// pp_buffer_wrapper
module pp_buffer_wrapper #(
    parameter BRAM0_DEPTH = 32,
    parameter BRAM0_DW = 64,
    parameter BRAM1_DEPTH = 32,
    parameter BRAM1_DW = 64,
    parameter BURST_LEN_WIDTH = 8,
    parameter NUM_BURST_WIDTH = 8,
    parameter DDR_ADDR_WIDTH = 29,
    parameter DDR_DW = 64,
    parameter BRAM0_ADDR_WIDTH = $clog2(BRAM0_DEPTH),
    parameter BRAM1_ADDR_WIDTH = $clog2(BRAM1_DEPTH)
)
(
    input clk,
    input rst_n,
    input rd_start,
    input [BURST_LEN_WIDTH - 1 : 0] rd_burst_len,
    input [NUM_BURST_WIDTH - 1 : 0] rd_num_burst,
    input [DDR_ADDR_WIDTH - 1 : 0] rd_start_addr,    
    output rd_ready,
    output rd_done,
    input [BRAM0_ADDR_WIDTH - 1 : 0] rd_start_bram_addr,
    input bram0_r_en,
    input bram1_r_en,
    output [BRAM0_DW - 1 : 0] bram0_rdata,
    output [BRAM1_DW - 1 : 0] bram1_rdata,
    input [BRAM0_ADDR_WIDTH - 1 : 0] bram0_r_addr,
    input [BRAM1_ADDR_WIDTH - 1 : 0] bram1_r_addr,
    output [3: 0] m_axi_arid,
    output [DDR_ADDR_WIDTH - 1 : 0] m_axi_araddr,
    output [BURST_LEN_WIDTH - 1 : 0] m_axi_arlen,
    output [2 : 0] m_axi_arsize,
    output [1 : 0] m_axi_arburst,
    output         m_axi_arlock,
    output [3 : 0] m_axi_arcache,
    output [2 : 0] m_axi_arprot,
    output [3 : 0] m_axi_arqos,
    output         m_axi_arvalid,
    input          m_axi_arready,
    output m_axi_rready,
    input m_axi_rlast,
    input m_axi_rvalid,
    input [1 : 0] m_axi_rresp,
    input [3 : 0] m_axi_rid,
    input [DDR_DW - 1 : 0] m_axi_rdata
);
make LEC_CHECK=0 CAP_MARGIN=15 CORE_ASPECT_RATIO=1.68 CORE_MARGIN=2 CORE_UTILIZATION=67 CTS_CLUSTER_DIAMETER=189 CTS_CLUSTER_SIZE=15 GPL_ROUTABILITY_DRIVEN=0 GPL_TIMING_DRIVEN=0 HOLD_SLACK_MARGIN=0.17 MAX_ROUTING_LAYER=met5 PLACE_DENSITY_LB_ADDON=0.11 SETUP_SLACK_MARGIN=-0.07 SLEW_MARGIN=20 finish   # period 5.86 ns
run.sh (not shown) runs the stock make flow with config.mk's settings and CLKGATE_MAP_FILE=.
Edit:
Settings changed: ABC_AREA from default to 1, CAP_MARGIN 15 to 30, GPL_ROUTABILITY_DRIVEN 0 to 1, MAX_ROUTING_LAYER met5 to met4, PLACE_DENSITY from default to 0.46, PLACE_DENSITY_LB_ADDON 0.11 to default, SETUP_SLACK_MARGIN -0.07 to default, SLEW_MARGIN 20 to 15, TNS_END_PERCENT from default to 45.
Worst setup slack gets better by 0.20 ns; combinational power falls by 58%; cell area rises by 4.7%.
Edit:
Settings changed: ABC_AREA 1 to default, CAP_MARGIN 30 to 15, CTS_CLUSTER_SIZE 15 to default, GPL_ROUTABILITY_DRIVEN 1 to 0, MAX_ROUTING_LAYER met4 to met5, PLACE_DENSITY 0.46 to default, PLACE_DENSITY_LB_ADDON from default to 0.25, SETUP_SLACK_MARGIN from default to 0.67, SLEW_MARGIN 15 to 20, TNS_END_PERCENT 45 to default.
Outcome: Via count goes down by a quarter to a third. Die size drops by a few percent. Routed wire length went down by a quarter to a third.
Edit:
Settings changed: CAP_MARGIN 15 to 20, CORE_ASPECT_RATIO 1.68 to default, CORE_UTILIZATION 67 to 72, CTS_CLUSTER_DIAMETER 189 to default, CTS_CLUSTER_SIZE from default to 14, GPL_ROUTABILITY_DRIVEN 0 to default, GPL_TIMING_DRIVEN 0 to default, HOLD_SLACK_MARGIN 0.17 to default, MAX_ROUTING_LAYER met5 to default, PLACE_DENSITY_LB_ADDON 0.25 to default, SETUP_SLACK_MARGIN 0.67 to default.
Clock period 5.86 ns to 1.93 ns, I/O delays scaled along.
Effect:
- The new run ran to the end with violations: setup timing
- global-route usage grows by 6.5 points
- wire length grows by 21%
- count of clock-buffer cells in the layout grows by 74
- core utilization grows by 11 points
- design area grows by 6.0%

========
Setup of lagoon:
Starting RTL as in the previous note.
// pp_buffer_wrapper
module pp_buffer_wrapper #(
    parameter BRAM0_DEPTH = 32,
    parameter BRAM0_DW = 64,
    parameter BRAM1_DEPTH = 32,
    parameter BRAM1_DW = 64,
    parameter BURST_LEN_WIDTH = 8,
    parameter NUM_BURST_WIDTH = 8,
    parameter DDR_ADDR_WIDTH = 29,
    parameter DDR_DW = 64,
    parameter BRAM0_ADDR_WIDTH = $clog2(BRAM0_DEPTH),
    parameter BRAM1_ADDR_WIDTH = $clog2(BRAM1_DEPTH)
)
(
    input clk,
    input rst_n,
    input rd_start,
    input [BURST_LEN_WIDTH - 1 : 0] rd_burst_len,
    input [NUM_BURST_WIDTH - 1 : 0] rd_num_burst,
    input [DDR_ADDR_WIDTH - 1 : 0] rd_start_addr,    
    output rd_ready,
    output rd_done,
    input [BRAM0_ADDR_WIDTH - 1 : 0] rd_start_bram_addr,
    input bram0_r_en,
    input bram1_r_en,
    output [BRAM0_DW - 1 : 0] bram0_rdata,
    output [BRAM1_DW - 1 : 0] bram1_rdata,
    input [BRAM0_ADDR_WIDTH - 1 : 0] bram0_r_addr,
    input [BRAM1_ADDR_WIDTH - 1 : 0] bram1_r_addr,
    output [3: 0] m_axi_arid,
    output [DDR_ADDR_WIDTH - 1 : 0] m_axi_araddr,
    output [BURST_LEN_WIDTH - 1 : 0] m_axi_arlen,
    output [2 : 0] m_axi_arsize,
    output [1 : 0] m_axi_arburst,
    output         m_axi_arlock,
    output [3 : 0] m_axi_arcache,
    output [2 : 0] m_axi_arprot,
    output [3 : 0] m_axi_arqos,
    output         m_axi_arvalid,
    input          m_axi_arready,
    output m_axi_rready,
    input m_axi_rlast,
    input m_axi_rvalid,
    input [1 : 0] m_axi_rresp,
    input [3 : 0] m_axi_rid,
    input [DDR_DW - 1 : 0] m_axi_rdata
);
export LEC_CHECK = 0
export CAP_MARGIN = 20
export CELL_PAD_IN_SITES_DETAIL_PLACEMENT = 2
export CORE_MARGIN = 10
export CORE_UTILIZATION = 27
export CTS_CLUSTER_DIAMETER = 57
export HOLD_SLACK_MARGIN = 0.17
export MAX_ROUTING_LAYER = met4
export PLACE_DENSITY = 0.6
export SLEW_MARGIN = 30
create_clock -name core_clock -period 2.46 [get_ports {clk}]
Ran to the end and failed final checks on negative setup slack: lagoon.
Edits applied to the flow inputs when going from lagoon to onyx:
# lagoon
export LEC_CHECK = 0
export CAP_MARGIN = 20
export CELL_PAD_IN_SITES_DETAIL_PLACEMENT = 2
export CORE_MARGIN = 10
export CORE_UTILIZATION = 27
export CTS_CLUSTER_DIAMETER = 57
export HOLD_SLACK_MARGIN = 0.17
export MAX_ROUTING_LAYER = met4
export PLACE_DENSITY = 0.6
export SLEW_MARGIN = 30
create_clock -name core_clock -period 2.46 [get_ports {clk}]
# onyx
export LEC_CHECK = 0
export CAP_MARGIN = 20
export CORE_MARGIN = 2
export CORE_UTILIZATION = 72
export CTS_CLUSTER_SIZE = 14
export SLEW_MARGIN = 20
create_clock -name core_clock -period 2.02 [get_ports {clk}]
Results
onyx ran in full, but the layout does not pass; the checks complain about negative setup slack. Comparing starting density of the core for onyx and lagoon, the bigger number came from onyx. Routed wire length delta for onyx relative to lagoon: 15% lower. Between onyx and lagoon, the largest incremental delay on the critical path is higher for lagoon. lagoon vs onyx, top metal layer carrying routed signals: met4 vs met5.
Setup changes, onyx to fjord
# onyx
export LEC_CHECK = 0
export CAP_MARGIN = 20
export CORE_MARGIN = 2
export CORE_UTILIZATION = 72
export CTS_CLUSTER_SIZE = 14
export SLEW_MARGIN = 20
create_clock -name core_clock -period 2.02 [get_ports {clk}]
# fjord
export LEC_CHECK = 0
export CAP_MARGIN = 15
export CORE_MARGIN = 2
export CORE_UTILIZATION = 72
export CTS_CLUSTER_DIAMETER = 96
export CTS_CLUSTER_SIZE = 14
export SETUP_SLACK_MARGIN = -0.18
export SLEW_MARGIN = 20
export TNS_END_PERCENT = 80
create_clock -name core_clock -period 1.88 [get_ports {clk}]
Clock power: fjord lower than onyx. Between onyx and fjord, the flow reports maximum frequency decreasing slightly. fjord: met3 track demand over resource in global routing lower than onyx. No crash in fjord: every stage finished, but the layout fails its final checks due to negative setup slack. The lower final-layout worst hold slack came out of onyx. Between onyx and fjord, detailed-route wire length on metal 1 decreased. fjord against onyx: worst slew slack as a fraction of its limit dropped 3.8 points; number of fill cells climbed 4.6%; TritonCTS buffer count dropped about 14%; number of global-route vias before repair dropped 593.
Changes in cedar relative to fjord:
# fjord
export LEC_CHECK = 0
export CAP_MARGIN = 15
export CORE_MARGIN = 2
export CORE_UTILIZATION = 72
export CTS_CLUSTER_DIAMETER = 96
export CTS_CLUSTER_SIZE = 14
export SETUP_SLACK_MARGIN = -0.18
export SLEW_MARGIN = 20
export TNS_END_PERCENT = 80
create_clock -name core_clock -period 1.88 [get_ports {clk}]
# cedar
export LEC_CHECK = 0
export CAP_MARGIN = 20
export CORE_MARGIN = 2
export CORE_UTILIZATION = 57
export SETUP_SLACK_MARGIN = 0.59
export SLEW_MARGIN = 20
create_clock -name core_clock -period 2.33 [get_ports {clk}]
--- outcome ---
- | cedar | all stages done | FAIL | negative setup slack |
- Antenna diode count delta for cedar relative to fjord: 5 lower
- Run comparison: fjord capturing element of the worst setup path inst_ddr_axi_read.m_axi_araddr_reg[19]; cedar capturing element of the worst setup path inst_ddr_axi_read.m_axi_araddr_reg[20]
- cedar ends up with a total global-route track usage that is 13 points lower than in fjord.
- [compare] base=fjord new=cedar: DRC marker count from the first detailed-route iteration shows a reduction of 4,215, total number of placement rows up about 13%.
No activity file was given, so power comes from the tool's default toggle rates.
